==> flow/design.v <==
module spi_port (
    input wire clk,                
    input wire rst_n,              
    input wire spi_clk,           
    input wire spi_mosi,          
    output wire spi_miso,         
    input wire spi_cs_n,          
    output reg [15:0] capture_reg
);
    reg [15:0] shift_reg;          
    reg cs_n_prev;                 
    always @(posedge clk or negedge rst_n) begin
        if (!rst_n) begin
            shift_reg <= 16'b0;
            capture_reg <= 16'b0;
            cs_n_prev <= 1'b1;
        end else begin
            cs_n_prev <= spi_cs_n;
            if (!spi_cs_n) begin
                shift_reg <= {shift_reg[14:0], spi_mosi};
            end else if (cs_n_prev == 1'b0 && spi_cs_n == 1'b1) begin
                capture_reg <= shift_reg;
            end
        end
    end
    assign spi_miso = 1'b0;
    wire _unused_spi_clk = spi_clk;
endmodule
module config_memory #(
    parameter NUM_ADDRESSES = 8  
)(
    input wire clk,                    
    input wire rst_n,                  
    input wire [7:0] addr,             
    input wire [7:0] data_in,          
    input wire wr_en,                  
    input wire rd_en,                  
    output reg [7:0] data_out         
);
    reg [7:0] memory [0:NUM_ADDRESSES-1];  
    integer i;
    always @(posedge clk or negedge rst_n) begin
        if (!rst_n) begin
            for (i = 0; i < NUM_ADDRESSES; i = i + 1) begin
                memory[i] <= 8'b0;
            end
        end else if (wr_en && addr < NUM_ADDRESSES) begin
            memory[addr[2:0]] <= data_in;
        end
    end
    always @(posedge clk) begin
        if (rd_en) begin
            data_out <= (addr < NUM_ADDRESSES) ? memory[addr[2:0]] : 8'b0;
        end
    end
endmodule
module demux1to2 (
    input wire clk,                
    input wire rst_n,              
    input wire [7:0]sel,     
    input wire [7:0] d,            
    output wire [7:0] a,
    output wire [7:0] b            
);
    reg [7:0] a_hold;
    reg [7:0] b_hold;
    always @(posedge clk or negedge rst_n) begin
        if (!rst_n) begin
            a_hold <= 8'b0;
            b_hold <= 8'b0;
        end else begin
            case(sel)
                8'd0: a_hold <= d;
                8'd1: b_hold <= d;
                default: ;
            endcase
        end
    end
    assign a = (sel == 8'd0) ? d : a_hold;
    assign b = (sel == 8'd1) ? d : b_hold;
endmodule
module decimator (
    input wire clk,                
    input wire rst,                
    input wire [7:0] decimation_ratio,  
    input wire data,               
    output reg out,               
    output reg dec_clk            
);
    reg [7:0] counter;           
    always @(posedge clk or posedge rst) begin
        if (rst) begin
            counter <= 8'b0;
            out <= 1'b0;
            dec_clk <= 1'b0;
        end else begin
            if (decimation_ratio == 8'b1) begin
                out <= data;
            end else begin
                counter <= counter + 1;
                if (counter >= decimation_ratio-1) begin
                    counter <= 8'b0;
                    out <= data;
                    dec_clk <= ~dec_clk;
                end
            end
        end
    end
endmodule
module buffer #(
    parameter MAX_LENGTH = 256
)(
    input wire clk,             
    input wire rst,             
    input wire en,              
    input wire data_1,          
    input wire data_2,          
    input wire [7:0] length,    
    output reg [7:0] corr,      
    output reg pos,
    output reg neg
);
    reg [MAX_LENGTH-1:0] shift_reg_1;
    reg [MAX_LENGTH-1:0] shift_reg_2;
    reg [7:0] corr_neg;
    reg [7:0] corr_pos;
    integer i;
    always @(posedge clk or posedge rst) begin
        if (rst) begin
            shift_reg_1 <= {MAX_LENGTH{1'b0}};
            shift_reg_2 <= {MAX_LENGTH{1'b0}};
            pos <= 1'b0;
            neg <= 1'b0;
            corr <= 8'b0;
            corr_neg <= 8'b0;
            corr_pos <= 8'b0;
        end else if (en) begin
            shift_reg_1 <= {shift_reg_1[MAX_LENGTH-2:0], data_1};
            shift_reg_2 <= {shift_reg_2[MAX_LENGTH-2:0], data_2};
            corr <= corr + (data_1 ^ data_2) - (shift_reg_1[MAX_LENGTH - 1] ^ shift_reg_2[MAX_LENGTH - 1]) ;
            if (length > 1) begin
                corr_neg <= corr_neg + (shift_reg_1[0] ^ data_2) - (shift_reg_1[MAX_LENGTH - 1] ^ shift_reg_2[MAX_LENGTH - 2]);
                corr_pos <= corr_pos + (data_1 ^ shift_reg_2[0]) - (shift_reg_1[MAX_LENGTH - 2] ^ shift_reg_2[MAX_LENGTH - 1]);
            end
            if (corr_neg < corr_pos) begin
                neg <= 1'b1;
                pos <= 1'b0;
            end else if (corr_pos < corr_neg) begin
                pos <= 1'b1;
                neg <= 1'b0;
            end else begin
                pos <= 1'b0;
                neg <= 1'b0;
            end
        end
    end
endmodule
module top_module(
    input wire clk,
    input wire rst,
    input wire spi_mosi,
    input wire spi_cs_n,
    input wire mic_data_1,
    input wire mic_data_2,
    output wire [7:0] out,
    output wire pos,
    output wire neg
);
wire [7:0] addr;
wire [7:0] value;
wire wr_en = 1;
wire rd_en = 1;
wire [7:0] mem_out;
wire [7:0] decimation_ratio;
wire dec_data_1;
wire dec_data_2;
wire dec_clk;
wire [7:0] filter_length;
wire [7:0] filter_out;
wire [15:0] capture_reg;
wire dummy;
wire dummy2;
wire corr_dec_en;
assign addr = capture_reg[15:8];
assign value = capture_reg[7:0];
    spi_port u_spi_port(
        .clk(clk),
        .rst_n(!rst),
        .spi_clk(clk),
        .spi_mosi(spi_mosi),
        .spi_miso(dummy),
        .spi_cs_n(spi_cs_n),
        .capture_reg(capture_reg)
    );
    config_memory u_memory(
        .clk(clk),            
        .rst_n(!rst),          
        .addr(addr),     
        .data_in(value),  
        .wr_en(wr_en),          
        .rd_en(rd_en),          
        .data_out(mem_out) 
    );
    demux1to2 u_demux1to2(
        .clk(clk),
        .rst_n(!rst),
        .sel(addr),
        .d(mem_out),
        .a(decimation_ratio),  
        .b(filter_length)
    );
    decimator u_decimator_1(
        .clk(clk),              
        .rst(rst),              
        .decimation_ratio(decimation_ratio),
        .data(mic_data_1),             
        .out(dec_data_1),              
        .dec_clk(dec_clk)           
    );
    decimator u_decimator_2(
        .clk(clk),              
        .rst(rst),              
        .decimation_ratio(decimation_ratio),
        .data(mic_data_2),             
        .out(dec_data_2),              
        .dec_clk(dummy2)           
    );
    buffer u_buffer(
        .clk(clk),         
        .rst(rst),         
        .en(corr_dec_en),
        .data_1(dec_data_1),        
        .data_2(dec_data_2),        
        .length(filter_length),
        .corr(out),
        .pos(pos),
        .neg(neg)   
    );
reg dec_clk_q;
always @(posedge clk or posedge rst) begin
    if (rst) dec_clk_q <= 1'b0;
    else dec_clk_q <= dec_clk;
end
assign corr_dec_en = (decimation_ratio == 8'b1) | (dec_clk & ~dec_clk_q);
endmodule
==> flow/run.sh <==
#!/bin/bash
# the make line also repeats each setting of config.mk as NAME=value (left out here)
make -C /OpenROAD-flow-scripts/flow DESIGN_CONFIG=/design/flow/config.mk WORK_HOME=/design/flow/orfs CLKGATE_MAP_FILE= finish
==> flow/config.mk <==
export PLATFORM = sky130hd
export DESIGN_NAME = top_module
export DESIGN_NICKNAME = top_module
export VERILOG_FILES = /design/flow/design.v
export SDC_FILE = /design/flow/constraint.sdc
export NUM_CORES = 4
export LEC_CHECK = 0
export CAP_MARGIN = 20
export CORE_MARGIN = 2
export CORE_UTILIZATION = 72
export CTS_CLUSTER_DIAMETER = 380
export PLACE_DENSITY_LB_ADDON = 0.01
export SETUP_SLACK_MARGIN = 0.84
export SLEW_MARGIN = 20
==> flow/constraint.sdc <==
create_clock -name core_clock -period 2.87 [get_ports {clk}]
set_input_delay 0.5740 -clock core_clock [delete_from_list [all_inputs] [get_ports {clk}]]
set_output_delay 0.5740 -clock core_clock [all_outputs]
set_load 0.01 [all_outputs]
==> flow_metrics.tcl, run 1 <==
# collected from the flow reports
set metrics [dict create \
    pre_cts_ws_ps -1130 \
    p_sw_frac 0.376 \
    drt_iter0_drc 4219 \
    crit_family "adder cells" \
    status "finished with violations" \
    min_from "u_decimator_1.dec_clk" \
    maxCapViolCount 0 \
    antenna_found_initial 7 \
    crit_start "u_spi_port.capture_reg[12]" \
    r2r-start "u_spi_port.capture_reg[12]" \
    viasPerCell 6.88 \
    ys_sh_mux 0.0507 \
    clock_latency_ps 660 \
    failed_checks "setup timing" \
    cp_max_fo 6 \
    slew_headroom 0.467 \
    pg_seq_w 0.0120 \
    clk_path_buf_depth 3 \
    die_h_um 200 \
    p_seq_frac 0.287 \
    avgSynthCellArea_sq_um 9.43 \
    gp_congestion 0.850 \
    fin_nets 3163 \
    top_area_frac 0.605 \
    rsz0062_at_grt "yes" \
    ys_types 59 \
    hold_path.class "reg -> reg" \
    endpoint_kind "flip-flop" \
    pg_comb_w 0.0201 \
    via_count 25300 \
    top_cells_by_count "nand2_1, dfrtp_1, mux2_2, clkbuf_1, buf_2" \
    grt_pass1_vias 23400 \
    tritoncts "yes" \
    synth_top_cell_by_area "dfrtp_1" \
    power_frac_comb 0.480 \
    ys_cells 2935 \
    grt.total_usage 0.404 \
    warning_count 30 \
    fp_util 0.733 \
    clock-sinks 678 \
    reg2reg_depth 16 \
    path_cells "or4_4, nor3_4, buf_12, mux2i_4, ha_4, buf_6, nand2_4, xor2_4, ha_4, o21a_1, a21oi_1, maj3_2, maj3_2, a211oi_4, buf_6, xnor2_2" \
    grt-ovfl-total 0 \
    maxPowerGroup "combinational cells" \
    finalHoldViolCount 0 \
    top_logic_kind "simple AND/OR/NAND/NOR gates" \
    synth_flops 678 \
    xor_share 0.0123 \
    rrSetupSlack_ps -1040 \
    slew_viol_final 0 \
    cts-hold-fix-buffers 0 \
    hold_end "dec_clk_q" \
    fp.coreArea_sq_um 37800 \
    die_area_sq_um 40000 \
    htreeDepth 3 \
    finalPower_w 0.0419 \
    worst_slack_ps -1040 \
    fin_crit_sh 1.36 \
    io_buffers 15 \
    max_stage_delay_ps 590 \
    synth-main-ff-cell "dfrtp_1" \
    grt_pass1_wl_mm 124 \
    finalSetupViolCount 557 \
    ant_nets 0 \
    area_leaders "dfrtp_1, nand2_1, mux2_2, ha_1, buf_2" \
    ios 16 \
    hold_slack_ps 419 \
    worstSetupPathType "reg -> reg" \
    final.setup.tns_ps -148170 \
    finalClockSkew_ps 47.4 \
    peakVddDrop_mv 0.904 \
    p_clk_w 0.00981 \
    ys_warn_count 7 \
    clockPowerShare 0.234 \
    cp.required_ps 3360 \
    endpoint "u_decimator_1.dec_clk" \
    synthAoiAreaFrac 0.0327 \
    synth_cells 2935 \
    syn_nets 2989 \
    adder_share 0.0233 \
    wl_per_cell_um 27.7 \
    crit_path_top_delay_cell "or4_4" \
    whs_path_depth 0 \
    p_leak_nw 18.8 \
    synthArstFlopShare 0.988 \
    cts_root_buf "clkbuf_16" \
    critPathBufInv 3 \
    drt_wl_total_mm 102 \
    p_per_area_nw_per_um2 1200 \
    first_pass_iters 9 \
    start_kind "flip-flop" \
    top_cell "nand2_1" \
    cts_buffers 67 \
    fin_util 0.925 \
    grt_start_max_net_pins 94 \
    die_width_um 200 \
    clkTransAtPathRegs_ps 60 \
    rows 71 \
    yosys_area_sq_um 27700 \
    hpwl_mm 32.1 \
    period_needed_ps 3910 \
    synth_seq_share 0.612 \
    cp.depth 16 \
    r2r_end "u_decimator_1.dec_clk" \
    max_freq_ghz 0.256 \
    arrival_ps 4400 \
    edf_count 0 \
    simple_gate_share 0.240 \
    drc_errors 0 \
    power_switching_w 0.0157 \
    tightest_slew_ps 800 \
    syn-cell-area_sq_um 27700 \
    areaGrowthSynthToFinish_pct 26.2 \
    p_int_w 0.0262 \
]
stage by stage:
| step | instances | cell area [sq um] |
|---|---|---|
| after detailed placement | 3416 | 29200 |
| after global routing | 3675 | 34900 |
| final | 3679 | 34900 |
| after global placement | 3416 | 29200 |
| after floorplan | 2935 | 28100 |
| after CTS | 3617 | 33600 |
final cells by class:
cell class,instances,area [sq um]
Timing Repair Buffer,247,4350
Clock buffer,97,1950
Clock inverter,26,393
Tap cell,511,639
Multi-Input combinational cell,2066,10500
Sequential cell,678,16900
Fill cell,1144,2830
Inverter,49,188
Antenna cell,5,12.5
layer usage:
| metal | track usage | up-vias | wire [um] |
|---|---|---|---|
| li1 | - | 9603 | - |
| met1 | 0.497 | 12100 | 31400 |
| met2 | 0.681 | 2576 | 46100 |
| met3 | 0.0907 | 1059 | 13400 |
| met4 | 0.203 | 6 | 10800 |
| met5 | 0 | - | 85 |
repair_timing:
item                       4_1_cts  5_1_grt
cloned                          49       33
setup endpoints to repair      623      633
pin swaps                       14       60
gates resized                  100       96
setup buffers                   29       24
hold endpoints to repair         0        0
==> run 2: changes to the inputs <==
CTS_CLUSTER_DIAMETER = 355   (was 380)
CTS_CLUSTER_SIZE = 29   (was default)
GPL_ROUTABILITY_DRIVEN = 1   (was default)
HOLD_SLACK_MARGIN = -0.04   (was default)
MAX_ROUTING_LAYER = met5   (was default)
MIN_ROUTING_LAYER = met1   (was default)
SETUP_SLACK_MARGIN = 0.81   (was 0.84)
SLEW_MARGIN = 40   (was 20)
clock period = 2.81 ns   (was 2.87 ns; I/O delays follow)
==> run 2 against run 1 <==
The layout still fails its checks (setup timing). Power is 21% lower. Global-route usage decreased by 9.7 points. Area after synthesis stayed put. Setup slack better by 34 ps. Sequential share of layout area grew 4.2 points. Non-clock buffer count is 36 lower. Sequential cell count is the same. Maximum frequency is 2.5% higher. Clock skew decreased by 21 ps. Via count decreased by 20%. Critical path type unchanged. Critical endpoint is now u_decimator_1.counter[4]. Highest routed layer is now met4.
==> flow_metrics.tcl, run 2 <==
# collected from the flow reports
set metrics [dict create \
    clock_latency_ps 600 \
    clkTransAtPathRegs_ps 120 \
    ys_sh_mux 0.0507 \
    status "finished with violations" \
    hpwl_mm 31.5 \
    area_leaders "dfrtp_1, nand2_1, mux2_2, ha_1, buf_2" \
    top_cells_by_count "nand2_1, dfrtp_1, mux2_2, clkbuf_1, buf_2" \
    grt_pass1_wl_mm 99.0 \
    first_pass_iters 5 \
    syn-cell-area_sq_um 27700 \
    finalSetupViolCount 129 \
    finalClockSkew_ps 26.0 \
    die_h_um 200 \
    adder_share 0.0233 \
    cp_max_fo 6 \
    rows 71 \
    p_int_w 0.0210 \
    top_logic_kind "simple AND/OR/NAND/NOR gates" \
    hold_path.class "reg -> reg" \
    die_area_sq_um 40000 \
    endpoint "u_decimator_1.counter[4]" \
    rrSetupSlack_ps -1000 \
    max_stage_delay_ps 560 \
    reg2reg_depth 16 \
    io_buffers 15 \
    grt_start_max_net_pins 94 \
    fin_crit_sh 1.36 \
    p_seq_frac 0.362 \
    slew_viol_final 0 \
    p_per_area_nw_per_um2 1030 \
    crit_family "adder cells" \
    avgSynthCellArea_sq_um 9.43 \
    synth_top_cell_by_area "dfrtp_1" \
    ant_nets 0 \
    crit_start "u_spi_port.capture_reg[14]" \
    peakVddDrop_mv 0.920 \
    ios 16 \
    finalPower_w 0.0332 \
    viasPerCell 5.72 \
    critical_path.most_common_cell "maj3_2" \
    maxCapViolCount 0 \
    min_from "u_decimator_1.dec_clk" \
    tightest_slew_ps 497 \
    instances_no_fill 3552 \
    grt_pass1_vias 20400 \
    path_cells "or4_4, nor3_4, buf_12, mux2i_4, ha_4, buf_6, nand2_4, xor2_2, ha_1, o21a_1, a21oi_2, maj3_2, maj3_2, a211oi_4, buf_4, o22ai_1" \
    top_area_frac 0.605 \
    clockPowerShare 0.142 \
    cts_root_buf "clkbuf_16" \
    fillers 1892 \
    wl_met1_mm 25.2 \
    gp_congestion 0.851 \
    cts_buffers 27 \
    synth_flops 678 \
    period_needed_ps 3810 \
    endpoint_kind "flip-flop" \
    worstSetupPathType "reg -> reg" \
    r2r_end "u_decimator_1.counter[4]" \
    die_width_um 200 \
    worst_slack_ps -1000 \
    route.met3.wl_mm 2.41 \
    clock-sinks 678 \
    p_sw_frac 0.368 \
    clk_path_buf_depth 3 \
    synthAoiAreaFrac 0.0327 \
    synthArstFlopShare 0.988 \
    top_cell "nand2_1" \
    pg_comb_w 0.0165 \
    cp.required_ps 3290 \
    fin_util 0.852 \
    start_kind "flip-flop" \
    synth_cells 2935 \
    fin_nets 3086 \
    drc_errors 0 \
    tritoncts "yes" \
    critPathBufInv 3 \
    grt-ovfl-total 0 \
    edf_count 0 \
    dp.cells 3419 \
    cts-hold-fix-buffers 0 \
    wl_met2_mm 32.2 \
    p_clk_w 0.00473 \
    ys_warn_count 7 \
    failed_checks "setup timing" \
    whs_path_depth 0 \
    drt_wl_total_mm 61.6 \
    syn_nets 2989 \
    xor_share 0.0123 \
    via_count 20300 \
    slew_headroom 0.669 \
    synth-main-ff-cell "dfrtp_1" \
    power_frac_comb 0.496 \
    hold_end "dec_clk_q" \
    grt.total_usage 0.308 \
    drt_iter0_drc 2035 \
    crit_path_top_delay_cell "or4_4" \
    p_leak_nw 17.5 \
    ys_cells 2935 \
    fp.coreArea_sq_um 37800 \
    finalHoldViolCount 0 \
    ys_types 59 \
    diodes 0 \
    synth_seq_share 0.612 \
    htreeDepth 1 \
    simple_gate_share 0.240 \
    rsz0062_at_grt "yes" \
    pg_seq_w 0.0120 \
    max_freq_ghz 0.262 \
    maxPowerGroup "combinational cells" \
    antenna_found_initial 0 \
    warning_count 29 \
    fp_util 0.733 \
    cp.depth 16 \
    pre_cts_ws_ps -1160 \
    wl_per_cell_um 17.3 \
    power_switching_w 0.0122 \
    yosys_area_sq_um 27700 \
    topRoutingLayerUsed "met4" \
    arrival_ps 4290 \
    areaGrowthSynthToFinish_pct 16.3 \
    r2r-start "u_spi_port.capture_reg[14]" \
]
## run 2: repair_timing
item,in CTS,in global routing
pin swaps,16,44
resized,76,58
cloned,37,4
setup endpoints to repair,630,631
buffers inserted,31,23
## run 2: layout make-up
type                    instances  area (sq um)  share of cell area
repair buffers                211          3320               0.103
clock inverters                 1          20.0            0.000622
clock buffers                  37           713              0.0222
multi-input cells            2065         10400               0.322
well taps                     511           639              0.0199
inverters                      49           188             0.00583
flip-flops and latches        678         16900               0.526
## run 2: through the flow
stage           TNS, ps  hold WS (ps)  cell area [sq um]
3_3_place_gp     -19930           380              29200
5_1_grt          -56540           424              32200
2_1_floorplan  -4645740           354              28100
3_5_place_dp     -23350           367              29200
4_1_cts          -17550           410              31700
6_report         -26660           415              32200
## run 2: metal layers
layer / global-route usage / up-vias
met5: 0 / -
met1: 0.415 / 10300
met3: 0.0304 / 134
met2: 0.541 / 563
li1: - / 9372
met4: 0.0872 / 0
==> run 3: changes to the inputs <==
CORE_UTILIZATION = 70   (was 72)
CTS_CLUSTER_DIAMETER = default   (was 355)
CTS_CLUSTER_SIZE = default   (was 29)
GPL_ROUTABILITY_DRIVEN = default   (was 1)
HOLD_SLACK_MARGIN = default   (was -0.04)
MAX_ROUTING_LAYER = default   (was met5)
MIN_ROUTING_LAYER = default   (was met1)
PLACE_DENSITY_LB_ADDON = default   (was 0.01)
SETUP_SLACK_MARGIN = -0.26   (was 0.81)
SLEW_MARGIN = 20   (was 40)
==> run 3 against run 2 <==
Still fails the layout checks on setup timing. Sequential cell count stayed put. Global-route usage is 3.9 points lower. First-iteration DRC count is 22% lower. Maximum frequency is 2.0% higher. Setup slack better by 76 ps.
==> flow_metrics.tcl, run 3 <==
# collected from the flow reports
set metrics [dict create \
    status "finished with violations" \
    failed_checks "setup timing" \
    gp_congestion 0.823 \
    r2r_end "u_decimator_2.out" \
    path_cells "or4_4, nor3_4, buf_12, buf_6, mux2_4, xor2_2, ha_1, o21ai_2, o21bai_2, a21oi_2, a2111oi_4, o22ai_2, o21ai_2, mux2_4" \
    clk_path_buf_depth 3 \
    worst_slack_ps -927 \
    drt_iter0_drc 1579 \
    final.setup.tns_ps -28920 \
    max_freq_ghz 0.268 \
    mi_logic_area_sq_um 10200 \
    clkTransAtPathRegs_ps 60 \
    synth_seq_share 0.612 \
    simple_gate_share 0.240 \
    htreeDepth 3 \
    p_leak_nw 17.2 \
    synth_cells 2935 \
    reg2reg_depth 14 \
    grt_start_max_net_pins 253 \
    p_seq_frac 0.367 \
    synth_flops 678 \
    critPathBufInv 2 \
    first_pass_iters 5 \
    diodes 0 \
    rows 72 \
    maxPowerGroup "sequential cells" \
    regArea_sq_um 16900 \
    tightest_slew_ps 666 \
    max_stage_delay_ps 560 \
    cp.required_ps 3270 \
    die_width_um 203 \
    top_cells_by_count "nand2_1, dfrtp_1, mux2_2, clkbuf_1, buf_2" \
    finalClockSkew_ps 16.7 \
    area_leaders "dfrtp_1, nand2_1, mux2_2, ha_1, buf_2" \
    fin_nets 3037 \
    synth_top_cell_by_area "dfrtp_1" \
    fin_crit_sh 1.33 \
    cts_buffers 69 \
    clock-sinks 678 \
    start_kind "flip-flop" \
    ios 16 \
    pg_seq_w 0.0121 \
    synthAoiAreaFrac 0.0327 \
    grt_pass1_wl_mm 92.0 \
    crit_start "u_spi_port.capture_reg[12]" \
    p_sw_frac 0.353 \
    drc_errors 0 \
    warning_count 38 \
    grt.total_usage 0.269 \
    period_needed_ps 3740 \
    io_buffers 15 \
    top_cell "nand2_1" \
    tritoncts "yes" \
    fin_util 0.815 \
    hold_end "dec_clk_q" \
    areaGrowthSynthToFinish_pct 14.4 \
    hold_path.class "reg -> reg" \
    cp.depth 14 \
    finalSetupViolCount 295 \
    p_clk_w 0.00920 \
    synth-main-ff-cell "dfrtp_1" \
    ys_types 59 \
    slew_viol_final 0 \
    fp_util 0.713 \
    yosys_area_sq_um 27700 \
    power_frac_comb 0.353 \
    hpwl_mm 30.8 \
    edf_count 0 \
    ys_sh_mux 0.0507 \
    grt_pass1_vias 19700 \
    syn-cell-area_sq_um 27700 \
    ys_warn_count 7 \
    peakVddDrop_mv 0.785 \
    ys_cells 2935 \
    via_count 19400 \
    clockPowerShare 0.280 \
    syn_nets 2989 \
    whs_path_depth 0 \
    wl_per_cell_um 15.1 \
    cp_max_fo 5 \
    fp.coreArea_sq_um 38800 \
    avgSynthCellArea_sq_um 9.43 \
    xor_share 0.0123 \
    finalHoldViolCount 0 \
    fillers 2301 \
    adder_share 0.0233 \
    arrival_ps 4190 \
    worstSetupPathType "reg -> reg" \
    die_h_um 203 \
    crit_path_top_delay_cell "or4_4" \
    endpoint_kind "flip-flop" \
    r2r-start "u_spi_port.capture_reg[12]" \
    synthArstFlopShare 0.988 \
    min_from "u_decimator_1.dec_clk" \
    ant_nets 0 \
    power_switching_w 0.0116 \
    crit_family "AND-OR/OR-AND gates" \
    antenna_found_initial 1 \
    top_logic_kind "simple AND/OR/NAND/NOR gates" \
    rrSetupSlack_ps -930 \
    die_area_sq_um 41100 \
    cts-hold-fix-buffers 0 \
    top_area_frac 0.605 \
    viasPerCell 5.46 \
    endpoint "u_decimator_2.out" \
    cts_root_buf "clkbuf_16" \
    p_int_w 0.0213 \
    clock_latency_ps 580 \
    pg_comb_w 0.0116 \
    drt_wl_total_mm 53.5 \
    rsz0062_at_grt "yes" \
    p_per_area_nw_per_um2 1040 \
    slew_headroom 0.556 \
    grt-ovfl-total 0 \
    maxCapViolCount 0 \
]
==> run 3: what timing repair did <==
item / CTS / global route
setup endpoints to repair: 31 / 160
buffers inserted: 6 / 6
pin swaps: 24 / 19
endpoints found under the hold margin: 0 / 0
resized: 28 / 25
cloned: 0 / 1
==> run 3: area by class of cell <==
cell class / count / area share
clock inverters: 17 / 0.00613
inverters: 49 / 0.00593
flip-flops and latches: 678 / 0.535
well taps: 518 / 0.0205
repair buffers: 120 / 0.0431
multi-input cells: 2065 / 0.323
clock buffers: 105 / 0.0665
==> run 3: routing by layer <==
metal  up-vias  wire, um  track usage
li1       9289         -            -
met2       350     27000        0.452
met3       109      1990       0.0453
met4         0      1280       0.0803
met1      9632     23200        0.366
met5         -         0            0
==> run 3: through the flow <==
step / instances / setup WS [ps] / hold WS, ps / instance area (sq um) / power, W
finish: 3552 / -927 / 415 / 31700 / 0.0329
global route: 3552 / -1070 / 431 / 31700 / 0.0348
CTS: 3546 / -957 / 409 / 31500 / 0.0325
detailed placement: 3418 / -1090 / 362 / 29000 / 0.0227
global placement: 3418 / -995 / 380 / 29000 / 0.0223
floorplan: 2935 / -6910 / 354 / 27700 / 0.0196
==> run 4: changes to the inputs <==
CORE_UTILIZATION = 68   (was 70)
SETUP_SLACK_MARGIN = 1.44   (was -0.26)
clock period = 5.51 ns   (was 2.81 ns; I/O delays follow)
==> run 4 against run 3 <==
Now clean on timing, DRC and antenna. Area after synthesis stayed put. Core utilization is 5.1 points lower. Register-to-register slack better by 2400 ps. Via count is 4.4% lower. Sequential power is 49% lower. Critical path type unchanged. Largest cell class unchanged.
==> flow_metrics.tcl, run 4 <==
# collected from the flow reports
set metrics [dict create \
    status "finished clean" \
    top_cells_by_count "nand2_1, dfrtp_1, mux2_2, clkbuf_1, buf_2" \
    drt_iter0_drc 1628 \
    final.setup.tns_ps 0 \
    gp_congestion 0.807 \
    endpoint_kind "flip-flop" \
    finalSetupViolCount 0 \
    peakVddDrop_mv 0.546 \
    ant_nets 0 \
    cts_buffers 68 \
    clock_latency_ps 590 \
    max_stage_delay_ps 600 \
    fin_crit_sh 0.726 \
    ys_warn_count 7 \
    p_clk_w 0.00452 \
    start_kind "flip-flop" \
    tritoncts "yes" \
    clock-sinks 678 \
    endpoint "u_decimator_2.out" \
    worst_slack_ps 1510 \
    p_int_w 0.00995 \
    tightest_slew_ps 1050 \
    power_switching_w 0.00552 \
    diodes 0 \
    clkTransAtPathRegs_ps 60 \
    avgSynthCellArea_sq_um 9.43 \
    max_freq_ghz 0.250 \
    critPathBufInv 3 \
    min_from "u_decimator_1.dec_clk" \
    slew_headroom 0.302 \
    grt-ovfl-total 0 \
    hold_path.class "reg -> reg" \
    htreeDepth 3 \
    die_width_um 206 \
    ys_sh_mux 0.0507 \
    cp.required_ps 5970 \
    power_frac_comb 0.310 \
    synthArstFlopShare 0.988 \
    p_sw_frac 0.357 \
    die_h_um 206 \
    grt_pass1_wl_mm 84.7 \
    syn-cell-area_sq_um 27700 \
    cp.depth 16 \
    synth_flops 678 \
    pg_seq_w 0.00616 \
    drt_wl_total_mm 48.4 \
    edf_count 0 \
    rows 73 \
    first_pass_iters 5 \
    p_per_area_nw_per_um2 507 \
    finalClockSkew_ps 17.0 \
    via_count 18500 \
    synth_seq_share 0.612 \
    crit_family "AND-OR/OR-AND gates" \
    grt.total_usage 0.241 \
    worstSetupPathType "reg -> reg" \
    synth_top_cell_by_area "dfrtp_1" \
    drc_errors 0 \
    wl_per_cell_um 13.9 \
    pg_comb_w 0.00479 \
    finalHoldViolCount 0 \
    r2r_end "u_decimator_2.out" \
    synthAoiAreaFrac 0.0327 \
    antenna_found_initial 0 \
    top_logic_kind "simple AND/OR/NAND/NOR gates" \
    syn_nets 2989 \
    whs_path_depth 0 \
    clk_path_buf_depth 3 \
    cp_max_fo 6 \
    grt_start_max_net_pins 226 \
    cts_root_buf "clkbuf_16" \
    ys_types 59 \
    period_needed_ps 4000 \
    wl_met2_mm 23.3 \
    io_buffers 15 \
    hpwl_mm 28.0 \
    pre_cts_ws_ps 839 \
    die_area_sq_um 42300 \
    p_seq_frac 0.398 \
    area_leaders "dfrtp_1, nand2_1, mux2_2, ha_1, buf_2" \
    rsz0062_at_grt "yes" \
    slew_viol_final 0 \
    fin_nets 2963 \
    synth_cells 2935 \
    path_cells "or4_4, nor3_4, buf_12, mux2i_4, buf_6, nand3_1, xor2_1, ha_1, o21ai_0, o21bai_1, a211oi_1, a2111oi_2, buf_4, o21ai_1, o21ai_2, mux2_2" \
    yosys_area_sq_um 27700 \
    ys_cells 2935 \
    areaGrowthSynthToFinish_pct 10.3 \
    arrival_ps 4460 \
    ios 16 \
    viasPerCell 5.32 \
    hold_end "dec_clk_q" \
    grt_pass1_vias 18200 \
    top_cell "nand2_1" \
    synth-main-ff-cell "dfrtp_1" \
    top_area_frac 0.605 \
    maxPowerGroup "sequential cells" \
    clockPowerShare 0.292 \
    p_leak_nw 16.7 \
    wl_met1_mm 22.7 \
    xor_share 0.0123 \
    crit_path_top_delay_cell "or4_4" \
    warning_count 46 \
    topRoutingLayerUsed "met4" \
    r2r-start "u_spi_port.capture_reg[14]" \
    rrSetupSlack_ps 1510 \
    simple_gate_share 0.240 \
    reg2reg_depth 16 \
    crit_start "u_spi_port.capture_reg[14]" \
    fp.coreArea_sq_um 39900 \
    route.met3.wl_mm 1.50 \
    fp_util 0.693 \
    fillers 2712 \
    maxCapViolCount 0 \
    adder_share 0.0233 \
    hold_slack_ps 405 \
]
==> run 4: metal layers <==
| layer | vias to the layer above | global-route usage |
|---|---|---|
| li1 | 9126 | - |
| met1 | 9079 | 0.346 |
| met2 | 246 | 0.384 |
| met3 | 77 | 0.0405 |
| met4 | 0 | 0.0714 |
| met5 | - | 0 |
==> run 4: layout make-up <==
class                           count  area, sq um  area share
Tap cell                          525          657      0.0215
Clock inverter                     16          181     0.00594
Sequential cell                   678        16900       0.554
Timing Repair Buffer               47          523      0.0171
Inverter                           49          188     0.00615
Multi-Input combinational cell   2065        10000       0.329
Clock buffer                      103         2020      0.0660
==> run 4: timing repair <==
action / in CTS / in global routing
hold endpoints to repair: 0 / 0
gates resized: 9 / 7
buffers inserted: 5 / 2
pin swaps: 2 / 3
hold buffers: 0 / 0
setup endpoints to repair: 19 / 28
==> run 4: through the flow <==
| step | area, sq um | util | power (W) | cells |
|---|---|---|---|---|
| CTS | 30500 | 0.763 | 0.0156 | 3481 |
| finish | 30500 | 0.765 | 0.0155 | 3483 |
| floorplan | 27700 | - | 0.00991 | 2935 |
| detailed placement | 28200 | 0.706 | 0.0109 | 3357 |
| global placement | 28200 | 0.706 | 0.0107 | 3356 |
| global route | 30500 | 0.765 | 0.0164 | 3483 |
==> run 5: changes to the inputs <==
CORE_UTILIZATION = 58   (was 68)
SETUP_SLACK_MARGIN = 1.47   (was 1.44)
clock period = 5.53 ns   (was 5.51 ns; I/O delays follow)
==> run 5 against run 4 <==
Still clean on timing, DRC and antenna. Sequential power down 1%. Clock-buffer cell count rose by 4. Cell area is 1.9% higher. Register-to-register slack better by 50 ps. Area after synthesis unchanged. Maximum frequency is 0.70% higher. Combinational power rose by 4%. Global-route usage decreased by 4.0 points. Critical path depth stayed put. First-iteration DRC count shrank 8.5%. Wire length is 2.1% lower. Via count decreased by 0.88%. Critical endpoint unchanged. Largest power group unchanged.
==> flow_metrics.tcl, run 5 <==
# collected from the flow reports
set metrics [dict create \
    ys_cells 2935 \
    fin_crit_sh 0.719 \
    hold_end "dec_clk_q" \
    min_from "u_decimator_1.dec_clk" \
    syn-cell-area_sq_um 27700 \
    io_buffers 15 \
    viasPerCell 5.12 \
    top_logic_kind "simple AND/OR/NAND/NOR gates" \
    ios 16 \
    grt-ovfl-total 0 \
    maxPowerGroup "sequential cells" \
    fp_util 0.583 \
    p_leak_nw 16.9 \
    peakVddDrop_mv 0.903 \
    syn_nets 2989 \
    path_cells "or4_4, nor3_4, buf_6, buf_6, mux2i_4, nand3_4, xor2_2, ha_1, o21ai_1, o21bai_1, a21oi_1, a2111oi_2, buf_4, o22ai_4, o21ai_4, mux2_4" \
    crit_path_top_delay_cell "or4_4" \
    wl_per_cell_um 13.2 \
    cts-hold-fix-buffers 0 \
    tritoncts "yes" \
    worstSetupPathType "reg -> reg" \
    cts_root_buf "clkbuf_16" \
    grt_pass1_wl_mm 84.3 \
    critical_path.most_common_cell "buf_6" \
    max_freq_ghz 0.252 \
    power_frac_comb 0.310 \
    pg_comb_w 0.00496 \
    die_width_um 222 \
    clkTransAtPathRegs_ps 60 \
    arrival_ps 4440 \
    finalClockSkew_ps 16.1 \
    fp.coreArea_sq_um 47400 \
    grt_start_max_net_pins 232 \
    max_stage_delay_ps 590 \
    drt_wl_total_mm 47.4 \
    rows 80 \
    p_seq_frac 0.381 \
    clock_latency_ps 590 \
    ys_warn_count 7 \
    grt.total_usage 0.201 \
    hold_path.class "reg -> reg" \
    cts_buffers 71 \
    htreeDepth 3 \
    clock-sinks 678 \
    via_count 18400 \
    drt_iter0_drc 1490 \
    synthAoiAreaFrac 0.0327 \
    grt_pass1_vias 18000 \
    area_leaders "dfrtp_1, nand2_1, mux2_2, ha_1, buf_2" \
    ys_sh_mux 0.0507 \
    warning_count 46 \
    first_pass_iters 5 \
    die_h_um 222 \
    cp_max_fo 4 \
    ys_types 59 \
    finalHoldViolCount 0 \
    antenna_found_initial 0 \
    finalSetupViolCount 0 \
    r2r-start "u_spi_port.capture_reg[15]" \
    rrSetupSlack_ps 1560 \
    r2r_end "u_decimator_2.out" \
    fin_nets 2971 \
    adder_share 0.0233 \
    critPathBufInv 3 \
    synth_seq_share 0.612 \
    avgSynthCellArea_sq_um 9.43 \
    slew_viol_final 0 \
    rsz0062_at_grt "yes" \
    slew_headroom 0.319 \
    synth-main-ff-cell "dfrtp_1" \
    p_clk_w 0.00496 \
    maxCapViolCount 0 \
    simple_gate_share 0.240 \
    status "finished clean" \
    diodes 0 \
    hpwl_mm 27.2 \
    yosys_area_sq_um 27700 \
    crit_family "AND-OR/OR-AND gates" \
    top_cells_by_count "nand2_1, dfrtp_1, mux2_2, clkbuf_1, buf_2" \
    start_kind "flip-flop" \
    edf_count 0 \
    reg2reg_depth 16 \
    finalPower_w 0.0160 \
    hold_slack_ps 387 \
    cp.depth 16 \
    endpoint "u_decimator_2.out" \
    clk_path_buf_depth 3 \
    p_per_area_nw_per_um2 515 \
    synth_cells 2935 \
    areaGrowthSynthToFinish_pct 12.4 \
    endpoint_kind "flip-flop" \
    top_area_frac 0.605 \
    xor_share 0.0123 \
    drc_errors 0 \
    synth_top_cell_by_area "dfrtp_1" \
    period_needed_ps 3970 \
    crit_start "u_spi_port.capture_reg[15]" \
    power_switching_w 0.00561 \
    p_sw_frac 0.350 \
    top_cell "nand2_1" \
    tightest_slew_ps 1020 \
    p_int_w 0.0104 \
    whs_path_depth 0 \
    pg_seq_w 0.00610 \
    clockPowerShare 0.310 \
    gp_congestion 0.789 \
    synthArstFlopShare 0.988 \
    synth_flops 678 \
    ant_nets 0 \
    cp.required_ps 6000 \
    die_area_sq_um 49500 \
]
-- run 5: timing repair --
action,CTS,global route
resized,8,29
pin swaps,5,13
setup buffers,4,9
endpoints found under the setup margin,20,28
cloned,0,0
-- run 5: area by class of cell --
| type | count | area (sq um) |
|---|---|---|
| Fill cell | 3870 | 16300 |
| Inverter | 49 | 188 |
| Clock buffer | 107 | 2220 |
| Clock inverter | 21 | 279 |
| Sequential cell | 678 | 16900 |
| Tap cell | 615 | 769 |
| Multi-Input combinational cell | 2065 | 10100 |
| Timing Repair Buffer | 52 | 597 |
-- run 5: per-layer routing --
metal | vias up | GRT usage | routed length, um
li1 | 9166 | - | -
met1 | 8926 | 0.291 | 23500
met2 | 191 | 0.315 | 21600
met3 | 82 | 0.0364 | 1380
met4 | 0 | 0.0565 | 1010
met5 | - | 0 | 0
-- run 5: through the flow --
step                      setup WS, ps  setup TNS, ps  instance area, sq um  instances  utilization
after floorplan                  -4740       -3171560                 27700       2935            -
after global placement            1170              0                 28300       3446        0.597
after detailed placement           990              0                 28300       3446        0.597
after CTS                         1470              0                 30900       3578        0.651
after global routing              1360              0                 31100       3587        0.656
final                             1560              0                 31100       3587        0.656
==> run 6: changes to the inputs <==
CAP_MARGIN = 5   (was 20)
CORE_UTILIZATION = 72   (was 58)
CTS_CLUSTER_DIAMETER = 360   (was default)
CTS_CLUSTER_SIZE = 21   (was default)
HOLD_SLACK_MARGIN = -0.08   (was default)
PLACE_DENSITY = 0.42   (was default)
SETUP_SLACK_MARGIN = -0.31   (was 1.47)
SLEW_MARGIN = 40   (was 20)
clock period = 3.06 ns   (was 5.53 ns; I/O delays follow)
==> run 6 against run 5 <==
The layout now fails its checks (setup timing). Synthesized cell count stayed put. Area after synthesis stayed put. Critical path depth is 1 lower. Highest routed layer unchanged. Clock skew increased by 12 ps. Non-clock buffer count up 43. Sequential cell count is the same. Critical endpoint is now u_decimator_1.dec_clk. Largest power group unchanged. Via count grew 2.6%. Setup slack worse by 2300 ps. Critical path type unchanged.
==> flow_metrics.tcl, run 6 <==
# collected from the flow reports
set metrics [dict create \
    status "finished with violations" \
    failed_checks "setup timing" \
    p_sw_frac 0.375 \
    reg2reg_depth 15 \
    wl_per_cell_um 14.3 \
    p_int_w 0.0163 \
    grt_start_max_net_pins 136 \
    synth-main-ff-cell "dfrtp_1" \
    cts_buffers 38 \
    endpoint "u_decimator_1.dec_clk" \
    period_needed_ps 3810 \
    drt_iter0_drc 1414 \
    synth_flops 678 \
    htreeDepth 2 \
    syn_nets 2989 \
    start_kind "flip-flop" \
    worst_slack_ps -745 \
    arrival_ps 4240 \
    synthAoiAreaFrac 0.0327 \
    p_per_area_nw_per_um2 868 \
    p_clk_w 0.00508 \
    ant_nets 0 \
    clockPowerShare 0.195 \
    path_cells "or4_4, nor3_4, buf_12, mux2i_4, ha_4, buf_6, nand2_4, xor2_2, ha_1, o21a_1, a21oi_2, maj3_2, maj3_2, a211oi_4, xnor2_1" \
    top_cell "nand2_1" \
    pg_comb_w 0.00990 \
    edf_count 0 \
    avgSynthCellArea_sq_um 9.43 \
    cp.depth 15 \
    ys_types 59 \
    p_leak_nw 16.4 \
    die_h_um 200 \
    synth_seq_share 0.612 \
    gp_congestion 0.790 \
    antenna_found_initial 0 \
    p_seq_frac 0.424 \
    xor_share 0.0123 \
    finalSetupViolCount 32 \
    clock-sinks 678 \
    tightest_slew_ps 657 \
    rrSetupSlack_ps -750 \
    endpoint_kind "flip-flop" \
    finalClockSkew_ps 27.7 \
    via_count 18800 \
    cp.required_ps 3490 \
    adder_share 0.0233 \
    viasPerCell 5.47 \
    die_width_um 200 \
    ys_warn_count 7 \
    areaGrowthSynthToFinish_pct 8.42 \
    area_leaders "dfrtp_1, nand2_1, mux2_2, ha_1, buf_2" \
    ys_sh_mux 0.0507 \
    synth_top_cell_by_area "dfrtp_1" \
    io_buffers 15 \
    fin_crit_sh 1.24 \
    fp.coreArea_sq_um 37800 \
    worstSetupPathType "reg -> reg" \
    crit_path_top_delay_cell "or4_4" \
    drt_wl_total_mm 49.4 \
    grt.total_usage 0.259 \
    slew_viol_final 0 \
    finalPower_w 0.0260 \
    grt_pass1_vias 18600 \
    slew_headroom 0.562 \
    cp_max_fo 6 \
    cts_root_buf "clkbuf_16" \
    peakVddDrop_mv 0.906 \
    critPathBufInv 2 \
    top_logic_kind "simple AND/OR/NAND/NOR gates" \
    max_stage_delay_ps 560 \
    simple_gate_share 0.240 \
    die_area_sq_um 40000 \
    ys_cells 2935 \
    finalHoldViolCount 0 \
    grt_pass1_wl_mm 85.4 \
    pg_seq_w 0.0110 \
    final.setup.tns_ps -12960 \
    maxCapViolCount 0 \
    crit_start "u_spi_port.capture_reg[14]" \
    grt-ovfl-total 0 \
    fin_nets 2981 \
    warning_count 37 \
    max_freq_ghz 0.263 \
    diodes 0 \
    clkTransAtPathRegs_ps 100 \
    hold_slack_ps 400 \
    r2r_end "u_decimator_1.dec_clk" \
    top_cells_by_count "nand2_1, dfrtp_1, mux2_2, clkbuf_1, buf_2" \
    drc_errors 0 \
    top_area_frac 0.605 \
    hold_end "dec_clk_q" \
    rsz0062_at_grt "yes" \
    hold_path.class "reg -> reg" \
    clock_latency_ps 580 \
    first_pass_iters 6 \
    synth_cells 2935 \
    synthArstFlopShare 0.988 \
    maxPowerGroup "sequential cells" \
    whs_path_depth 0 \
    power_switching_w 0.00976 \
    hpwl_mm 31.3 \
    crit_family "adder cells" \
    critical_path.most_common_cell "maj3_2" \
    r2r-start "u_spi_port.capture_reg[14]" \
    fp_util 0.733 \
    clk_path_buf_depth 3 \
    min_from "u_decimator_1.dec_clk" \
    syn-cell-area_sq_um 27700 \
    cts-hold-fix-buffers 0 \
    tritoncts "yes" \
    power_frac_comb 0.380 \
    yosys_area_sq_um 27700 \
    ios 16 \
    rows 71 \
]
-- run 6: layout make-up --
| class | count | area, sq um |
|---|---|---|
| Clock buffer | 46 | 1000 |
| Tap cell | 511 | 639 |
| Sequential cell | 678 | 16900 |
| Timing Repair Buffer | 95 | 1050 |
| Inverter | 49 | 188 |
| Clock inverter | 2 | 25.0 |
| Multi-Input combinational cell | 2065 | 10200 |
| Fill cell | 2410 | 7760 |
-- run 6: through the flow --
step	util	cell area, sq um	cells	setup slack, ps
finish	0.795	30000	3446	-745
global route	0.795	30000	3446	-880
floorplan	-	27700	2935	-6710
CTS	0.792	29900	3445	-779
detailed placement	0.762	28800	3394	-860
global placement	0.762	28800	3394	-791
-- run 6: per-layer routing --
| metal | vias to the layer above | track usage | share of wire |
|---|---|---|---|
| li1 | 9146 | - | - |
| met1 | 9417 | 0.368 | 0.46 |
| met2 | 217 | 0.435 | 0.50 |
| met3 | 56 | 0.0306 | 0.026 |
| met4 | 0 | 0.0620 | 0.016 |
| met5 | - | 0 | 0 |
-- run 6: repair_timing --
| item | 4_1_cts | 5_1_grt |
|---|---|---|
| resized | 10 | 25 |
| setup buffers | 4 | 3 |
| setup endpoints to repair | 19 | 21 |
| pin swaps | 10 | 25 |
==> run 7: changes to the inputs <==
ABC_AREA = 1   (was default)
CAP_MARGIN = 20   (was 5)
CORE_ASPECT_RATIO = 1.43   (was default)
CTS_CLUSTER_DIAMETER = default   (was 360)
CTS_CLUSTER_SIZE = default   (was 21)
HOLD_SLACK_MARGIN = 0.3   (was -0.08)
PLACE_DENSITY = 0.36   (was 0.42)
SETUP_SLACK_MARGIN = 0.16   (was -0.31)
SLEW_MARGIN = 20   (was 40)
clock period = 2.85 ns   (was 3.06 ns; I/O delays follow)
==> run 7 against run 6 <==
Die area shrank 0.61%. Via count up 8.4%. Non-clock buffer count up 14. Maximum frequency grew 40%. Register-to-register slack gained 870 ps. The run now finishes clean.
==> flow_metrics.tcl, run 7 <==
# collected from the flow reports
set metrics [dict create \
    status "finished clean" \
    cp_max_fo 6 \
    io_buffers 15 \
    crit_family "simple AND/OR/NAND/NOR gates" \
    viasPerCell 5.54 \
    p_per_area_nw_per_um2 944 \
    drt_iter0_drc 1772 \
    finalClockSkew_ps 44.5 \
    die_width_um 167 \
    top_logic_kind "simple AND/OR/NAND/NOR gates" \
    grt-ovfl-total 0 \
    final.setup.tns_ps 0 \
    area_leaders "dfrtp_1, nand2_1, o21ai_0, ha_1, inv_1" \
    p_clk_w 0.00861 \
    synth_flops 678 \
    areaGrowthSynthToFinish_pct 13.7 \
    critPathBufInv 3 \
    peakVddDrop_mv 0.677 \
    grt_pass1_wl_mm 92.7 \
    synthAoiAreaFrac 0.0426 \
    synth-main-ff-cell "dfrtp_1" \
    worstSetupPathType "reg -> reg" \
    period_needed_ps 2720 \
    power_switching_w 0.0103 \
    p_sw_frac 0.350 \
    slew_viol_final 0 \
    grt_start_max_net_pins 114 \
    ys_types 40 \
    clkTransAtPathRegs_ps 70 \
    endpoint "u_decimator_2.out" \
    cts_root_buf "clkbuf_16" \
    xor_share 0.00892 \
    pg_comb_w 0.00952 \
    fp_util 0.730 \
    finalSetupViolCount 0 \
    r2r_end "u_decimator_2.out" \
    drc_errors 0 \
    tritoncts "yes" \
    fillers 2158 \
    top_area_frac 0.609 \
    maxPowerGroup "sequential cells" \
    arrival_ps 3200 \
    wl_per_cell_um 15.7 \
    ys_cells 3132 \
    simple_gate_share 0.265 \
    start_kind "flip-flop" \
    edf_count 0 \
    ys_sh_mux 0.000820 \
    cp.depth 21 \
    rsz0062_at_grt "yes" \
    critical_path.most_common_cell "nand2_2" \
    maxCapViolCount 0 \
    endpoint_kind "flip-flop" \
    synth_seq_share 0.616 \
    pg_seq_w 0.0114 \
    syn_nets 3186 \
    p_leak_nw 17.3 \
    synth_cells 3132 \
    power_frac_comb 0.323 \
    slew_headroom 0.570 \
    finalHoldViolCount 0 \
    ys_warn_count 7 \
    reg2reg_depth 21 \
    r2r-start "u_spi_port.capture_reg[9]" \
    p_int_w 0.0192 \
    clk_path_buf_depth 3 \
    clock-sinks 678 \
    hpwl_mm 31.6 \
    max_stage_delay_ps 440 \
    crit_start "u_spi_port.capture_reg[9]" \
    warning_count 32 \
    finalPower_w 0.0295 \
    gp_congestion 0.832 \
    adder_share 0.0227 \
    clockPowerShare 0.292 \
    path_cells "nor2_4, nand2_4, nor2_8, buf_6, nand2_2, nand2_2, inv_2, buf_4, nor2_4, xor2_2, ha_1, nand2_2, nand3_2, nand3_2, nand2_1, nand2_1, nand2_2, nand2_4, nand2_2, nand2_2, nand2_2" \
    fin_crit_sh 0.955 \
    die_h_um 238 \
    htreeDepth 2 \
    hold_path.class "in -> async" \
    cp.required_ps 3330 \
    first_pass_iters 19 \
    fp.coreArea_sq_um 37600 \
    top_cells_by_count "nand2_1, dfrtp_1, o21ai_0, inv_1, buf_2" \
    avgSynthCellArea_sq_um 8.77 \
    ios 16 \
    grt.total_usage 0.278 \
    antenna_found_initial 0 \
    ant_nets 0 \
    cts-hold-fix-buffers 0 \
    fin_nets 3216 \
    max_freq_ghz 0.368 \
    synth_top_cell_by_area "dfrtp_1" \
    syn-cell-area_sq_um 27500 \
    die_area_sq_um 39800 \
    via_count 20400 \
    rrSetupSlack_ps 130 \
    rows 85 \
    top_cell "nand2_1" \
    diodes 0 \
    grt_pass1_vias 20100 \
    tightest_slew_ps 643 \
    yosys_area_sq_um 27500 \
    p_seq_frac 0.385 \
    crit_path_top_delay_cell "dfrtp_2" \
    clock_latency_ps 630 \
    drt_wl_total_mm 58.1 \
    cts_buffers 59 \
    synthArstFlopShare 0.988 \
]
-- run 7: layout make-up --
class / instances / area (sq um) / share of cell area
sequential: 678 / 16900 / 0.542
multi-input combinational: 2179 / 9610 / 0.308
clock buffer: 84 / 1760 / 0.0564
timing repair buffer: 109 / 1470 / 0.0469
tap: 478 / 598 / 0.0191
inverter: 135 / 520 / 0.0167
clock inverter: 26 / 359 / 0.0115
-- run 7: per-layer routing --
metal / track usage / up-vias / part of all wire
li1: - / 9677 / -
met2: 0.482 / 488 / 0.52
met5: 0 / - / 0
met1: 0.374 / 10100 / 0.41
met4: 0.0893 / 0 / 0.027
met3: 0.0308 / 142 / 0.039
-- run 7: repair_timing --
| item | 4_1_cts | 5_1_grt |
|---|---|---|
| endpoints found under the hold margin | 0 | 0 |
| gates resized | 17 | 76 |
| setup buffers | 11 | 4 |
| endpoints found under the setup margin | 31 | 428 |
| gates cloned | 0 | 13 |
| pin swaps | 10 | 24 |
-- run 7: through the flow --
step | instance area, sq um | utilization | setup WS [ps] | hold slack, ps | instances
after floorplan | 27500 | - | -6880 | 374 | 3132
after global placement | 28300 | 0.753 | 76.2 | 393 | 3551
after detailed placement | 28300 | 0.753 | -32.3 | 394 | 3551
after CTS | 30600 | 0.813 | 166 | 318 | 3672
after global routing | 31200 | 0.830 | -51.8 | 336 | 3689
final | 31200 | 0.830 | 129 | 322 | 3689
==> run 8: changes to the inputs <==
ABC_AREA = default   (was 1)
CORE_ASPECT_RATIO = default   (was 1.43)
CORE_UTILIZATION = 66   (was 72)
CTS_CLUSTER_DIAMETER = 26   (was default)
HOLD_SLACK_MARGIN = default   (was 0.3)
PLACE_DENSITY = default   (was 0.36)
SETUP_SLACK_MARGIN = 1.47   (was 0.16)
clock period = 8.47 ns   (was 2.85 ns; I/O delays follow)
==> run 8 against run 7 <==
Combinational power decreased by 68%. Clock-buffer cell count increased by 130. First-iteration DRC count shrank 2.8%. Largest cell class unchanged. Via count fell by 5.1%. Core utilization shrank 2.8 points. Power decreased by 56%. Critical path depth is 7 lower. Sequential share of layout area shrank 3.5 points. Area after synthesis is 0.69% higher.
==> flow_metrics.tcl, run 8 <==
# collected from the flow reports
set metrics [dict create \
    areaGrowthSynthToFinish_pct 20.7 \
    maxCapViolCount 0 \
    rows 75 \
    grt_pass1_wl_mm 91.6 \
    status "finished clean" \
    syn_nets 2989 \
    arrival_ps 5920 \
    ys_warn_count 7 \
    crit_path_top_delay_cell "dfrtp_1" \
    wl_per_cell_um 14.5 \
    warning_count 41 \
    synth_seq_share 0.612 \
    grt_pass1_vias 19700 \
    top_logic_kind "simple AND/OR/NAND/NOR gates" \
    cp.depth 14 \
    edf_count 0 \
    finalClockSkew_ps 23.1 \
    p_per_area_nw_per_um2 389 \
    viasPerCell 5.33 \
    fp.coreArea_sq_um 41700 \
    hpwl_mm 26.8 \
    drc_errors 0 \
    syn-cell-area_sq_um 27700 \
    cts_root_buf "clkbuf_16" \
    peakVddDrop_mv 0.427 \
    io_buffers 15 \
    fp_util 0.664 \
    min_from "u_decimator_1.dec_clk" \
    synthAoiAreaFrac 0.0327 \
    pg_comb_w 0.00301 \
    critPathBufInv 1 \
    pg_seq_w 0.00406 \
    finalHoldViolCount 0 \
    r2r_end "u_decimator_2.out" \
    synth-main-ff-cell "dfrtp_1" \
    ys_cells 2935 \
    antenna_found_initial 0 \
    start_kind "flip-flop" \
    p_sw_frac 0.317 \
    htreeDepth 4 \
    hold_path.class "reg -> reg" \
    die_width_um 209 \
    p_clk_w 0.00593 \
    tritoncts "yes" \
    die_h_um 209 \
    p_seq_frac 0.312 \
    max_stage_delay_ps 720 \
    ant_nets 0 \
    gp_congestion 0.805 \
    final_area_sq_um 33400 \
    clk_path_buf_depth 3 \
    xor_share 0.0123 \
    drt_wl_total_mm 52.7 \
    die_area_sq_um 43600 \
    slew_viol_final 0 \
    simple_gate_share 0.240 \
    reg2reg_depth 14 \
    fillers 2470 \
    period_needed_ps 5360 \
    endpoint_kind "flip-flop" \
    post-cts-setup-buffer-count 0 \
    adder_share 0.0233 \
    power_frac_comb 0.232 \
    path_cells "or3_1, nor3_4, buf_8, mux2i_1, ha_1, xor2_1, ha_1, o21ai_0, o21bai_1, a21oi_1, a2111oi_2, o22ai_1, o21ai_1, mux2_2" \
    avgSynthCellArea_sq_um 9.43 \
    crit_start "u_spi_port.capture_reg[8]" \
    whs_path_depth 0 \
    p_int_w 0.00888 \
    clkTransAtPathRegs_ps 40 \
    synthArstFlopShare 0.988 \
    cp.required_ps 9030 \
    clock-sinks 678 \
    yosys_area_sq_um 27700 \
    endpoint "u_decimator_2.out" \
    fin_crit_sh 0.632 \
    cp_max_fo 32 \
    power_switching_w 0.00412 \
    area_leaders "dfrtp_1, nand2_1, mux2_2, ha_1, buf_2" \
    ys_sh_mux 0.0507 \
    synth_top_cell_by_area "dfrtp_1" \
    p_leak_nw 18.1 \
    ys_types 59 \
    rrSetupSlack_ps 3110 \
    cts_resized 0 \
    crit_family "AND-OR/OR-AND gates" \
    slew_headroom 0.291 \
    worstSetupPathType "reg -> reg" \
    fin_nets 3029 \
    hold_end "dec_clk_q" \
    synth_flops 678 \
    first_pass_iters 5 \
    tightest_slew_ps 1060 \
    clockPowerShare 0.456 \
    finalSetupViolCount 0 \
    dpl-instance-area_sq_um 28100 \
    rsz0062_at_grt "no" \
    finalPower_w 0.0130 \
    grt-ovfl-total 0 \
    via_count 19400 \
    drt_iter0_drc 1722 \
    cts-hold-fix-buffers 0 \
    cts_buffers 148 \
    top_cell "nand2_1" \
    ios 16 \
    diodes 0 \
    grt.total_usage 0.254 \
    max_freq_ghz 0.187 \
    clock_latency_ps 690 \
    synth_cells 2935 \
    r2r-start "u_spi_port.capture_reg[8]" \
    grt_start_max_net_pins 246 \
    critical_path.most_common_cell "ha_1" \
    top_area_frac 0.605 \
    top_cells_by_count "nand2_1, dfrtp_1, mux2_2, clkbuf_1, buf_2" \
    maxPowerGroup "the clock network" \
]
[run 8: metal layers]
| metal | up-vias | global-route usage | routed length [um] |
|---|---|---|---|
| met5 | - | 0 | 0 |
| met2 | 358 | 0.403 | 26000 |
| met1 | 9601 | 0.344 | 23600 |
| met3 | 88 | 0.0564 | 2010 |
| met4 | 0 | 0.103 | 1060 |
| li1 | 9339 | - | - |
[run 8: through the flow]
stage / util / TNS (ps) / setup WS [ps] / cells / hold WS (ps)
final: 0.802 / 0 / 3110 / 3636 / 388
after floorplan: - / -1595920 / -2390 / 2935 / 354
after global placement: 0.674 / 0 / 3210 / 3362 / 368
after CTS: 0.801 / 0 / 2840 / 3634 / 386
after detailed placement: 0.674 / 0 / 2920 / 3362 / 368
after global routing: 0.802 / 0 / 2700 / 3636 / 409
[run 8: cell type report]
cell class / count / area (sq um) / share of cell area
clock buffer: 214 / 4460 / 0.134
clock inverter: 58 / 815 / 0.0244
inverter: 49 / 188 / 0.00562
multi-input combinational: 2065 / 9960 / 0.298
sequential: 678 / 16900 / 0.507
tap: 539 / 674 / 0.0202
timing repair buffer: 33 / 377 / 0.0113
==> run 9: changes to the inputs <==
ABC_AREA = 1   (was default)
CAP_MARGIN = 40   (was 20)
CORE_UTILIZATION = 72   (was 66)
CTS_CLUSTER_DIAMETER = 357   (was 26)
CTS_CLUSTER_SIZE = 14   (was default)
HOLD_SLACK_MARGIN = 0.29   (was default)
PLACE_DENSITY_LB_ADDON = 0.13   (was default)
SETUP_SLACK_MARGIN = 0.84   (was 1.47)
clock period = 2.94 ns   (was 8.47 ns; I/O delays follow)
==> run 9 against run 8 <==
The run now fails in 5_1_grt. Die area down 8.8%. Synthesized cell count up 6.7%. Area after synthesis down 0.69%.
==> flow_metrics.tcl, run 9 <==
# collected from the flow reports
set metrics [dict create \
    status "stopped before the end" \
    stop_stage "5_1_grt" \
    error "[ERROR GRT-0232] Routing congestion too high. Check the congestion heatmap in the GUI." \
    syn-cell-area_sq_um 27500 \
    gp_congestion 0.844 \
    top_logic_kind "simple AND/OR/NAND/NOR gates" \
    synth_top_cell_by_area "dfrtp_1" \
    dp.cells 3560 \
    syn_nets 3186 \
    cts_root_buf "clkbuf_16" \
    top_cell "nand2_1" \
    hpwl_mm 29.7 \
    grt-ovfl-total 154 \
    edf_count 0 \
    synthArstFlopShare 0.988 \
    ys_sh_mux 0.000820 \
    clk_path_buf_depth 3 \
    io_buffers 15 \
    synth_cells 3132 \
    top_area_frac 0.609 \
    simple_gate_share 0.265 \
    synth-main-ff-cell "dfrtp_1" \
    synthAoiAreaFrac 0.0426 \
    pre_cts_ws_ps 29.8 \
    yosys_area_sq_um 27500 \
    die_width_um 199 \
    clock-sinks 678 \
    die_area_sq_um 39700 \
    htreeDepth 2 \
    cts-hold-fix-buffers 0 \
    avgSynthCellArea_sq_um 8.77 \
    adder_share 0.0227 \
    synth_flops 678 \
    fp_util 0.730 \
    fp.coreArea_sq_um 37700 \
    ios 16 \
    area_leaders "dfrtp_1, nand2_1, o21ai_0, ha_1, inv_1" \
    rows 71 \
    synth_seq_share 0.616 \
    cts_buffers 54 \
    xor_share 0.00892 \
    grt.total_usage 0.832 \
    top_cells_by_count "nand2_1, dfrtp_1, o21ai_0, inv_1, buf_2" \
    ys_cells 3132 \
    die_h_um 199 \
    ys_types 40 \
    ys_warn_count 7 \
]
[run 9: metal layers]
layer  GRT overflow  track usage
met1              7        0.828
met2             77        0.954
met3              3        0.724
met4             67        0.838
met5              0        0.441
[run 9: stage by stage]
stage	hold WS (ps)	setup TNS (ps)	util	cell area (sq um)
2_1_floorplan	374	-4559800	-	27600
3_3_place_gp	393	0	0.749	28200
3_5_place_dp	401	0	0.749	28200
4_1_cts	417	0	0.969	36500
[run 9: what timing repair did]
action                     4_1_cts
gates resized                  696
setup endpoints to repair      566
setup buffers                  141
gates cloned                   131
pin swaps                       77
==> run 10: changes to the inputs <==
ABC_AREA = default   (was 1)
CAP_MARGIN = 20   (was 40)
CORE_UTILIZATION = 68   (was 72)
CTS_CLUSTER_DIAMETER = default   (was 357)
CTS_CLUSTER_SIZE = default   (was 14)
HOLD_SLACK_MARGIN = default   (was 0.29)
PLACE_DENSITY_LB_ADDON = default   (was 0.13)
SETUP_SLACK_MARGIN = 1.54   (was 0.84)
clock period = 5.31 ns   (was 2.94 ns; I/O delays follow)
==> run 10 against run 9 <==
Now clean on timing, DRC and antenna. Synthesized cell count down 6.3%. Die area up 6.5%. Area after synthesis up 0.69%.
==> flow_metrics.tcl, run 10 <==
# collected from the flow reports
set metrics [dict create \
    critical_path.most_common_cell "o21ai_2" \
    antenna_found_initial 0 \
    whs_path_depth 0 \
    maxCapViolCount 0 \
    area_leaders "dfrtp_1, nand2_1, mux2_2, ha_1, buf_2" \
    reg2reg_depth 14 \
    grt_start_max_net_pins 252 \
    die_width_um 206 \
    gp_congestion 0.813 \
    pg_seq_w 0.00637 \
    ys_sh_mux 0.0507 \
    grt_pass1_wl_mm 84.7 \
    dp.cells 3356 \
    path_cells "or4_4, nor3_4, buf_12, mux2i_4, nand3_2, xor2_2, ha_1, o21ai_2, o21bai_2, a21oi_2, a2111oi_4, o22ai_2, o21ai_2, mux2_4" \
    rrSetupSlack_ps 1450 \
    drc_errors 0 \
    dpl-instance-area_sq_um 28200 \
    xor_share 0.0123 \
    p_per_area_nw_per_um2 537 \
    r2r_end "u_decimator_2.out" \
    drt_iter0_drc 1646 \
    ys_cells 2935 \
    areaGrowthSynthToFinish_pct 11.5 \
    pre_cts_ws_ps 1110 \
    crit_family "AND-OR/OR-AND gates" \
    top_cell "nand2_1" \
    peakVddDrop_mv 0.990 \
    ant_nets 0 \
    diodes 0 \
    clk_path_buf_depth 3 \
    wl_per_cell_um 13.9 \
    r2r-start "u_spi_port.capture_reg[13]" \
    tritoncts "yes" \
    power_switching_w 0.00583 \
    synthAoiAreaFrac 0.0327 \
    cp.depth 14 \
    adder_share 0.0233 \
    arrival_ps 4320 \
    endpoint_kind "flip-flop" \
    first_pass_iters 5 \
    fillers 2648 \
    worstSetupPathType "reg -> reg" \
    avgSynthCellArea_sq_um 9.43 \
    crit_start "u_spi_port.capture_reg[13]" \
    max_freq_ghz 0.259 \
    maxPowerGroup "sequential cells" \
    hold_end "dec_clk_q" \
    top_cells_by_count "nand2_1, dfrtp_1, mux2_2, clkbuf_1, buf_2" \
    p_leak_nw 16.8 \
    clock-sinks 678 \
    die_h_um 206 \
    top_area_frac 0.605 \
    instances_no_fill 3494 \
    via_count 18500 \
    fp.coreArea_sq_um 39900 \
    io_buffers 15 \
    grt.total_usage 0.241 \
    tightest_slew_ps 1070 \
    synth_flops 678 \
    clock_latency_ps 580 \
    syn_nets 2989 \
    die_area_sq_um 42300 \
    fin_nets 2971 \
    cp.required_ps 5760 \
    crit_path_top_delay_cell "or4_4" \
    top_logic_kind "simple AND/OR/NAND/NOR gates" \
    grt_pass1_vias 17900 \
    max_stage_delay_ps 560 \
    hold_path.class "reg -> reg" \
    rsz0062_at_grt "yes" \
    drt_wl_total_mm 48.5 \
    final_area_sq_um 30800 \
    period_needed_ps 3860 \
    ys_warn_count 7 \
    viasPerCell 5.30 \
    slew_headroom 0.284 \
    edf_count 0 \
    finalClockSkew_ps 13.2 \
    yosys_area_sq_um 27700 \
    rows 73 \
    fp_util 0.693 \
    power_frac_comb 0.321 \
    simple_gate_share 0.240 \
    fin_crit_sh 0.728 \
    p_seq_frac 0.385 \
    cts-hold-fix-buffers 0 \
    finalHoldViolCount 0 \
    syn-cell-area_sq_um 27700 \
    cts_root_buf "clkbuf_16" \
    min_from "u_decimator_1.dec_clk" \
    synthArstFlopShare 0.988 \
    critPathBufInv 1 \
    synth_seq_share 0.612 \
    slew_viol_final 0 \
    grt-ovfl-total 0 \
    synth_cells 2935 \
    finalSetupViolCount 0 \
    synth-main-ff-cell "dfrtp_1" \
    status "finished clean" \
    cp_max_fo 5 \
    clkTransAtPathRegs_ps 60 \
    p_sw_frac 0.352 \
    p_int_w 0.0107 \
    p_clk_w 0.00487 \
    pg_comb_w 0.00531 \
    htreeDepth 3 \
    clockPowerShare 0.294 \
    synth_top_cell_by_area "dfrtp_1" \
    worst_slack_ps 1450 \
    start_kind "flip-flop" \
    warning_count 47 \
    ios 16 \
    cts_buffers 68 \
    hpwl_mm 28.0 \
    endpoint "u_decimator_2.out" \
    ys_types 59 \
]
## run 10: area by class of cell
cell class,instances,area (sq um),area share
Clock inverter,9,145,0.00471
Clock buffer,113,2170,0.0703
Sequential cell,678,16900,0.549
Timing Repair Buffer,55,617,0.0200
Multi-Input combinational cell,2065,10100,0.329
Inverter,49,188,0.00608
Tap cell,525,657,0.0213
## run 10: per-layer routing
| layer | share of wire | GRT usage | vias up |
|---|---|---|---|
| met3 | 0.031 | 0.0404 | 61 |
| met2 | 0.48 | 0.378 | 223 |
| met1 | 0.48 | 0.355 | 9068 |
| li1 | - | - | 9149 |
| met4 | 0.015 | 0.0637 | 0 |
| met5 | 0 | 0 | - |
## run 10: timing repair
item,in CTS,in global routing
resized,17,23
pin swaps,8,28
buffers inserted,8,8
endpoints found under the setup margin,29,20
## run 10: through the flow
| step | hold WS [ps] | TNS [ps] | total power [W] | utilization |
|---|---|---|---|---|
| floorplan | 354 | -3289480 | 0.0103 | - |
| global placement | 379 | 0 | 0.0112 | 0.707 |
| detailed placement | 366 | 0 | 0.0114 | 0.707 |
| CTS | 369 | 0 | 0.0164 | 0.769 |
| global route | 381 | 0 | 0.0176 | 0.773 |
| finish | 374 | 0 | 0.0166 | 0.773 |
Power is estimated from default activity; no workload was simulated.
